==> job 7604: inputs <==
## ram_tester
module ram_tester
#(
     parameter AXI_ID           = 0
)
(
     input          clk_i
    ,input          rst_i
    ,input          cfg_awvalid_i
    ,input  [31:0]  cfg_awaddr_i
    ,input          cfg_wvalid_i
    ,input  [31:0]  cfg_wdata_i
    ,input  [3:0]   cfg_wstrb_i
    ,input          cfg_bready_i
    ,input          cfg_arvalid_i
    ,input  [31:0]  cfg_araddr_i
    ,input          cfg_rready_i
    ,input          outport_awready_i
    ,input          outport_wready_i
    ,input          outport_bvalid_i
    ,input  [1:0]   outport_bresp_i
    ,input  [3:0]   outport_bid_i
    ,input          outport_arready_i
    ,input          outport_rvalid_i
    ,input  [31:0]  outport_rdata_i
    ,input  [1:0]   outport_rresp_i
    ,input  [3:0]   outport_rid_i
    ,input          outport_rlast_i
    ,output         cfg_awready_o
    ,output         cfg_wready_o
    ,output         cfg_bvalid_o
    ,output [1:0]   cfg_bresp_o
    ,output         cfg_arready_o
    ,output         cfg_rvalid_o
    ,output [31:0]  cfg_rdata_o
    ,output [1:0]   cfg_rresp_o
    ,output         outport_awvalid_o
    ,output [31:0]  outport_awaddr_o
    ,output [3:0]   outport_awid_o
    ,output [7:0]   outport_awlen_o
    ,output [1:0]   outport_awburst_o
    ,output         outport_wvalid_o
    ,output [31:0]  outport_wdata_o
    ,output [3:0]   outport_wstrb_o
    ,output         outport_wlast_o
    ,output         outport_bready_o
    ,output         outport_arvalid_o
    ,output [31:0]  outport_araddr_o
    ,output [3:0]   outport_arid_o
    ,output [7:0]   outport_arlen_o
    ,output [1:0]   outport_arburst_o
    ,output         outport_rready_o
);
reg awvalid_q;
reg wvalid_q;
wire wr_cmd_accepted_w  = (cfg_awvalid_i && cfg_awready_o) || awvalid_q;
wire wr_data_accepted_w = (cfg_wvalid_i  && cfg_wready_o)  || wvalid_q;
always @ (posedge clk_i or posedge rst_i)
if (rst_i)
    awvalid_q <= 1'b0;
  ...
Settings: LEC_CHECK=0, CAP_MARGIN=20, CORE_MARGIN=2, CORE_UTILIZATION=40, SLEW_MARGIN=20; clock period 6.26 ns.
run.sh (not shown) runs the stock make flow with config.mk's settings and CLKGATE_MAP_FILE=.
==> job 9903: changes against job 7604 <==
--- a/flow/config.mk
+++ b/flow/config.mk
@@ -6,6 +6,8 @@
 export NUM_CORES = 4
 export LEC_CHECK = 0
+export ABC_AREA = 1
 export CAP_MARGIN = 20
 export CORE_MARGIN = 2
-export CORE_UTILIZATION = 40
+export CORE_UTILIZATION = 68
 export SLEW_MARGIN = 20
+export TNS_END_PERCENT = 15
==> flow/constraint.sdc (replaced) <==
create_clock -name core_clock -period 8.32 [get_ports {clk_i}]
set_input_delay 1.6640 -clock core_clock [delete_from_list [all_inputs] [get_ports {clk_i}]]
set_output_delay 1.6640 -clock core_clock [all_outputs]
set_load 0.01 [all_outputs]
==> job 9658: changes against job 7604 <==
--- a/flow/config.mk
+++ b/flow/config.mk
@@ -6,6 +6,12 @@
 export NUM_CORES = 4
 export LEC_CHECK = 0
-export CAP_MARGIN = 20
+export ABC_AREA = 1
+export CAP_MARGIN = 5
+export CORE_ASPECT_RATIO = 0.92
 export CORE_MARGIN = 2
-export CORE_UTILIZATION = 40
+export CORE_UTILIZATION = 72
+export CTS_CLUSTER_SIZE = 41
+export HOLD_SLACK_MARGIN = 0.29
+export PLACE_DENSITY = 0.65
+export SETUP_SLACK_MARGIN = -0.38
 export SLEW_MARGIN = 20
==> flow/constraint.sdc (replaced) <==
create_clock -name core_clock -period 4.98 [get_ports {clk_i}]
set_input_delay 0.9960 -clock core_clock [delete_from_list [all_inputs] [get_ports {clk_i}]]
set_output_delay 0.9960 -clock core_clock [all_outputs]
set_load 0.01 [all_outputs]
==> summary of the runs <==
Job 9903 completed without violations. Job 7604 ran to the end with violations: negative setup slack. Job 9658 finished but fails on negative setup slack.
Critical path depth: job 7604 < job 9658 < job 9903.
Clock power: job 9903 < job 7604 < job 9658.
The lowest wire length belongs to job 7604, the highest to job 9658.
The highest fmax belongs to job 9658, the lowest to job 9903.
Utilization: job 7604 is lower than job 9903 (29 points).
The highest global-route usage belongs to job 9658, the lowest to job 7604.
Against job 9658, the worst hold slack of job 7604 is lower by 5.2 ps.
The lowest clock skew belongs to job 9903, the highest to job 9658.
The lowest worst setup slack belongs to job 9658, the highest to job 9903.
==> figures <==
| quantity | job 9903 | job 7604 | job 9658 |
|---|---|---|---|
| Outcome | no timing/DRC/antenna violations | complete, but fails checks | complete, but fails checks |
| Layout check failures | - | negative setup slack | negative setup slack |
| Count of clock-net buffers in the final layout | 138 | 146 | 127 |
| Final Cell Area | 55600 um2 | 57400 um2 | 57800 um2 |
| AND-OR/OR-AND share of the synthesized area | 10.6% | 12.1% | 10.6% |
| Global-route wire length before repair | 218000 um | 211000 um | 245000 um |
| Post-detailed-placement half-perimeter wirelength | 95600 um | 97500 um | 105000 um |
| Number of distinct library cells after synthesis | 75 | 84 | 75 |
| Utilization of the core after routing | 77.8% | 48.8% | 86.0% |
| Number of cells on the critical path | 36 | 28 | 35 |
| Logic area | 17600 um2 | 18300 um2 | 18200 um2 |
| Sequential share of cell area | 50.8% | 49.1% | 48.8% |
| Vias post-DR | 39233 | 34550 | 43103 |
| Finished Layout Cells | 6348 | 6081 | 6490 |
| DP Cell Count | 6152 | 5853 | 6280 |
| # resized after CTS | 0 | 54 | 46 |
| Post-layout minimum cycle time | 7430 ps | 6290 ps | 6020 ps |
| Vias per Instance | 6.18 | 5.68 | 6.64 |
| Sum of internal, switching and leakage power | 0.0193 W | 0.0308 W | 0.0345 W |
| Final worst path period share | 89.4% | 100% | 121% |
| Hold path start | u_rand.data_q[6]$_DFF_PP0_ | u_rand.data_q[6]$_DFF_PP0_ | u_rand.data_q[7]$_DFF_PP0_ |
Power and IR drop assume default switching activity.
